// chip8_cpu
    module chip8_cpu (
        input wire clk,
        input wire reset,
        input wire [7:0] mem_data_in,
        input wire [15:0] key_pressed,
        output reg mem_read,
        output reg [11:0] mem_addr_out,
        output reg [7:0] mem_data_out,
        output reg mem_write
    );
For scale: about 2700 cells after synthesis, roughly 48 I/O pins, roughly 28000 sq um of cells after synthesis.
Settings: LEC_CHECK=0, ABC_AREA=0, CAP_MARGIN=20, CELL_PAD_IN_SITES_DETAIL_PLACEMENT=0, CELL_PAD_IN_SITES_GLOBAL_PLACEMENT=1, CORE_ASPECT_RATIO=0.84, CORE_MARGIN=2, CORE_UTILIZATION=64, CTS_CLUSTER_DIAMETER=160, GPL_TIMING_DRIVEN=1, PLACE_DENSITY_LB_ADDON=0.17, SETUP_SLACK_MARGIN=1.19, SLEW_MARGIN=20; clock period 20.7 ns.
run.sh (not shown) runs the stock make flow with config.mk's settings and CLKGATE_MAP_FILE=.
==> next run, changes <==
==> flow/config.mk (replaced) <==
export PLATFORM = sky130hd
export DESIGN_NAME = chip8_cpu
export DESIGN_NICKNAME = chip8_cpu
export VERILOG_FILES = /design/flow/design.v
export SDC_FILE = /design/flow/constraint.sdc
export NUM_CORES = 4
export LEC_CHECK = 0
export CAP_MARGIN = 20
export CORE_MARGIN = 2
export CORE_UTILIZATION = 72
export CTS_CLUSTER_SIZE = 25
export PLACE_DENSITY = 0.65
export SLEW_MARGIN = 20
==> flow/constraint.sdc (replaced) <==
create_clock -name core_clock -period 9.79 [get_ports {clk}]
set_input_delay 1.9580 -clock core_clock [delete_from_list [all_inputs] [get_ports {clk}]]
set_output_delay 1.9580 -clock core_clock [all_outputs]
set_load 0.01 [all_outputs]
Outcome: This time the run reached the layout checks and failed them: negative setup slack. Sequential power rises by well over a third. Worst setup slack got worse by 7.4 ns. Via count goes up by roughly a tenth. Cell count rises by a few percent. Non-clock buffer count went up by 159. Final area climbs by a few percent. Routed wire length increases by roughly a tenth.
==> next run, changes <==
--- a/flow/config.mk
+++ b/flow/config.mk
@@ -10,3 +10,2 @@
-export CORE_UTILIZATION = 72
-export CTS_CLUSTER_SIZE = 25
-export PLACE_DENSITY = 0.65
+export CORE_UTILIZATION = 57
+export CTS_CLUSTER_SIZE = 92
==> flow/constraint.sdc (replaced) <==
create_clock -name core_clock -period 6.76 [get_ports {clk}]
set_input_delay 1.3520 -clock core_clock [delete_from_list [all_inputs] [get_ports {clk}]]
set_output_delay 1.3520 -clock core_clock [all_outputs]
set_load 0.01 [all_outputs]
Effect: The changed run finished but fails on negative setup slack; wire length goes down by a few percent; die area climbs by a quarter to a third; design area climbs by a few percent; first-iteration DRC count drops by a quarter to a third.

---

build 78:
Starting RTL as in the previous note.
clock: 17.5 ns
lec_check: 0
abc_area: 0
cap_margin: 20
cell_pad_in_sites_detail_placement: 2
core_aspect_ratio: 0.62
core_margin: 5
core_utilization: 49
cts_cluster_diameter: 329
gpl_routability_driven: 1
gpl_timing_driven: 1
hold_slack_margin: 0.01
max_routing_layer: met4
min_routing_layer: met1
slew_margin: 20
Setup changes, build 78 to build 11
# build 78
export LEC_CHECK = 0
export ABC_AREA = 0
export CAP_MARGIN = 20
export CELL_PAD_IN_SITES_DETAIL_PLACEMENT = 2
export CORE_ASPECT_RATIO = 0.62
export CORE_MARGIN = 5
export CORE_UTILIZATION = 49
export CTS_CLUSTER_DIAMETER = 329
export GPL_ROUTABILITY_DRIVEN = 1
export GPL_TIMING_DRIVEN = 1
export HOLD_SLACK_MARGIN = 0.01
export MAX_ROUTING_LAYER = met4
export MIN_ROUTING_LAYER = met1
export SLEW_MARGIN = 20
create_clock -name core_clock -period 17.5 [get_ports {clk}]
# build 11
export LEC_CHECK = 0
export CAP_MARGIN = 20
export CORE_MARGIN = 2
export CORE_UTILIZATION = 70
export CTS_CLUSTER_SIZE = 24
export SETUP_SLACK_MARGIN = -0.77
export SLEW_MARGIN = 20
create_clock -name core_clock -period 8.07 [get_ports {clk}]
[summary]
- Across build 11 and build 78, a clean result was obtained everywhere but in build 11.
- Build 11 ran in full, but the layout does not pass; the checks complain about negative setup slack.
- First-pass GRT wire length: lower on build 11
- On setup slack, build 78 beats build 11.
- Count of placed standard cells including taps, build 11 and build 78: smaller value in build 11
- Build 11 — number of iterations in the first detailed-routing pass 4 higher, build 78 as reference
- Of build 11 and build 78, the run reporting the higher cell depth of the worst flop-to-flop path was build 11.
- Per the comparison of build 11 with build 78, half-perimeter wire length after placement decreased by about 34% relative to the old numbers, DRC violations left closely matched the old numbers, synthesis-to-layout area growth increased by 6.0 points relative to the old numbers.
### build 11 -> build 70
# build 11
export LEC_CHECK = 0
export CAP_MARGIN = 20
export CORE_MARGIN = 2
export CORE_UTILIZATION = 70
export CTS_CLUSTER_SIZE = 24
export SETUP_SLACK_MARGIN = -0.77
export SLEW_MARGIN = 20
create_clock -name core_clock -period 8.07 [get_ports {clk}]
# build 70
export LEC_CHECK = 0
export CAP_MARGIN = 20
export CORE_MARGIN = 2
export CORE_UTILIZATION = 40
export SLEW_MARGIN = 20
create_clock -name core_clock -period 11.7 [get_ports {clk}]
Build 70 reached the end of the flow, and the finished layout is clean on the timing, design-rule and antenna checks.
Re first-pass GRT wire length: build 70 and build 11 aren't equal, and the lower value belongs to build 70.
| final routed wirelength across all metal layers | build 70 vs build 11 | 8.4% lower |
Build 70 vs. build 11: cell area after layout went down by 3.6%.
Looking at global router's overall resource usage across build 70 and build 11, the one that comes out higher is build 11.
Inputs modified between build 70 and build 90:
# build 70
export LEC_CHECK = 0
export CAP_MARGIN = 20
export CORE_MARGIN = 2
export CORE_UTILIZATION = 40
export SLEW_MARGIN = 20
create_clock -name core_clock -period 11.7 [get_ports {clk}]
# build 90
export LEC_CHECK = 0
export CAP_MARGIN = 20
export CORE_MARGIN = 2
export CORE_UTILIZATION = 40
export SLEW_MARGIN = 20
create_clock -name core_clock -period 12.0 [get_ports {clk}]
==> results <==
- | number of logic stages on the critical path including buffering | build 90 vs build 70 | 1 lower |
- [build 90] fraction of area in clock buffers and inverters rose 0.21 points relative to build 70
- Higher non-clock buffer count was reported by build 70, not build 90.
- Comparing build 70 against build 90, there is no change at all in floorplan-stage core utilization.
- Build 90: full flow OK, the timing, design-rule and antenna checks passed
- Build 90 vs. build 70: post-placement worst setup slack went down by 51 ps.
- Summary of build 90 over build 70: number of placed cells counting well taps closely matched the old numbers, wire length increased by 1.4% relative to the old numbers, number of buffers inserted to repair setup after CTS has decreased.
- | total chip power | build 90 vs build 70 | 0.072 mW lower |

---

chip8_cpu again, from the RTL that the note above started with.
Design chip8_cpu, start of the top module:
    module chip8_cpu (
        input wire clk,
        input wire reset,
        input wire [7:0] mem_data_in,
        input wire [15:0] key_pressed,
        output reg mem_read,
        output reg [11:0] mem_addr_out,
        output reg [7:0] mem_data_out,
        output reg mem_write
    );
Settings: LEC_CHECK=0, ABC_AREA=1, CAP_MARGIN=35, CELL_PAD_IN_SITES_DETAIL_PLACEMENT=2, CELL_PAD_IN_SITES_GLOBAL_PLACEMENT=1, CORE_ASPECT_RATIO=0.62, CORE_MARGIN=9, CORE_UTILIZATION=49, CTS_CLUSTER_DIAMETER=329, CTS_CLUSTER_SIZE=90, GPL_ROUTABILITY_DRIVEN=1, GPL_TIMING_DRIVEN=1, MAX_ROUTING_LAYER=met5, MIN_ROUTING_LAYER=met1, PLACE_DENSITY_LB_ADDON=0.28, SLEW_MARGIN=35, TNS_END_PERCENT=80; clock period 17.5 ns.
The starting point stopped in detailed placement (3_5_place_dp).
Edit:
==> flow/config.mk (replaced) <==
export PLATFORM = sky130hd
export DESIGN_NAME = chip8_cpu
export DESIGN_NICKNAME = chip8_cpu
export VERILOG_FILES = /design/flow/design.v
export SDC_FILE = /design/flow/constraint.sdc
export NUM_CORES = 4
export LEC_CHECK = 0
export CAP_MARGIN = 20
export CORE_MARGIN = 2
export CORE_UTILIZATION = 40
export SLEW_MARGIN = 20
==> flow/constraint.sdc (replaced) <==
create_clock -name core_clock -period 6.8 [get_ports {clk}]
set_input_delay 1.3600 -clock core_clock [delete_from_list [all_inputs] [get_ports {clk}]]
set_output_delay 1.3600 -clock core_clock [all_outputs]
set_load 0.01 [all_outputs]
The changed run finished but failed the layout checks on setup timing.
Die size rises by 12%.
Area after synthesis rises by 2.8%.
Synthesized cell count falls by 13%.
Edit:
--- a/flow/config.mk
+++ b/flow/config.mk
@@ -8,4 +8,4 @@
 export CAP_MARGIN = 20
 export CORE_MARGIN = 2
-export CORE_UTILIZATION = 40
+export CORE_UTILIZATION = 15
 export SLEW_MARGIN = 20
==> flow/constraint.sdc (replaced) <==
create_clock -name core_clock -period 11.7 [get_ports {clk}]
set_input_delay 2.3400 -clock core_clock [delete_from_list [all_inputs] [get_ports {clk}]]
set_output_delay 2.3400 -clock core_clock [all_outputs]
set_load 0.01 [all_outputs]
Outcome:
- Now the flow produced a clean layout
- cell count goes up by 33%
- via count goes down by 3.6%
- worst setup slack gets better by 3800 ps
- global-route usage goes down by 18 points
- register-to-register slack gets better by 3800 ps
- sequential share of layout area goes up by 0.25 points
- non-clock buffer count goes down by 230
- worst hold slack gets worse by 31 ps
- cell area goes down by 0.62%
- first-iteration DRC count goes down by 1.5%

---

## v55
chip8_cpu again, from the RTL that the note above started with.
Design chip8_cpu, start of the top module:
    module chip8_cpu (
        input wire clk,
        input wire reset,
        input wire [7:0] mem_data_in,
        input wire [15:0] key_pressed,
        output reg mem_read,
        output reg [11:0] mem_addr_out,
        output reg [7:0] mem_data_out,
        output reg mem_write
    );
make LEC_CHECK=0 CAP_MARGIN=20 CORE_MARGIN=2 CORE_UTILIZATION=58 SETUP_SLACK_MARGIN=1.92 SLEW_MARGIN=20 finish   # period 6.62 ns
In v55 the implementation completed, yet the final layout does not meet the checks, the culprit being negative setup slack.
Modified inputs, v10 compared to v55
Settings: changing SETUP_SLACK_MARGIN from 1.92 to 1.9; setting CTS_CLUSTER_SIZE to 100 for the first time; setting TNS_END_PERCENT to 10 for the first time; setting CTS_CLUSTER_DIAMETER to 396 for the first time; setting ABC_AREA to 1 for the first time; changing CORE_UTILIZATION from 58 to 72; changing the clock period (ns, I/O delays scaled along) from 6.62 to 6.55.
- v10: GRT-0232 in global routing -> run aborted
- Per the comparison of v10 with v55, core outline area went down by about 21%; Yosys chip area went down by about 2.7%.
- v10 vs v55 — register area share after synthesis rose 1.3 points.
- v55 → v10: count of distinct cell types in the synthesized netlist saw a decrease, area fraction in and, or, nand and nor cells saw an increase.
- Average cell area after synthesis: lower on v10
- The final reports for v10 and v55 show number of cells in the design after placement higher in the former.
- [compare] base=v55 new=v10: number of buffers inserted by port buffering barely changed; post-synthesis adder-cell area fraction climbed 0.16 points.
The inputs of v27 differ from those of v10 as listed below.
Settings: TNS_END_PERCENT no longer set, was 10; SETUP_SLACK_MARGIN no longer set, was 1.9; ABC_AREA no longer set, was 1; CORE_UTILIZATION now 30, was 72; CTS_CLUSTER_DIAMETER no longer set, was 396; CTS_CLUSTER_SIZE no longer set, was 100; the clock period (ns, I/O delays scaled along) now 19.0, was 6.55.
Results
v27 closes out successfully: all stages finished, all timing, DRC and antenna checks passed. v27 ended up with a higher area share of and-or/or-and cells after synthesis than v10 did. Lower adder and majority gate portion of the synthesized area among v27 and v10: v27. Of v27 and v10, the run reporting the higher post-synthesis average cell area was v27. Compared with v10, in v27 parity-gate share of the synthesized area counting xor and xnor cells increased 2.2 points; gate count of the mapped netlist has decreased; mux contribution to synthesized area shows an increase of 4.5 points; starting density of the core has decreased; number of setup buffers added after CTS moved down. | worst-case setup slack after placement | v27 vs v10 | 7.86 ns higher |. Between v10 and v27, the flow reports vertical die dimension increasing by more than half. Post-synthesis instance area grows by a few percent when moving from v10 to v27.
Setup changes, v27 to v56
Settings: CORE_UTILIZATION now 68, was 30; SETUP_SLACK_MARGIN now 1.05, previously not set; GPL_ROUTABILITY_DRIVEN now 1, previously not set; GPL_TIMING_DRIVEN now 1, previously not set; MIN_ROUTING_LAYER now met1, previously not set; MAX_ROUTING_LAYER now met4, previously not set; CELL_PAD_IN_SITES_DETAIL_PLACEMENT now 0, previously not set; ABC_AREA now 1, previously not set; CORE_ASPECT_RATIO now 1.08, previously not set; the clock period (ns, I/O delays scaled along) now 7.23, was 19.0.
[summary]
- v56 completed end to end; final checks failed (negative setup slack).
- The count of TritonRoute iterations in the first routing pass in v56 was higher than what v27 gave.
- Clock share of power in v56 is 9.0 points below v27.
- v56 against v27; non-clock buffer count is up by more than 100%.
- Diff v56 and v27: met1 capacity usage during global routing lower in v27
- Taking v27 as the reference, in v56 number of setup violations in the final report increased 8, post-route cell area increased 920 um2.
- Lower wire length goes to v27 over v56.
- Comparing global routing usage on met3 for v56 and v27, the bigger number came from v56.
- [v56 vs v27] fraction of area in registers: lower in v56
Power is estimated from default activity; no workload was simulated.
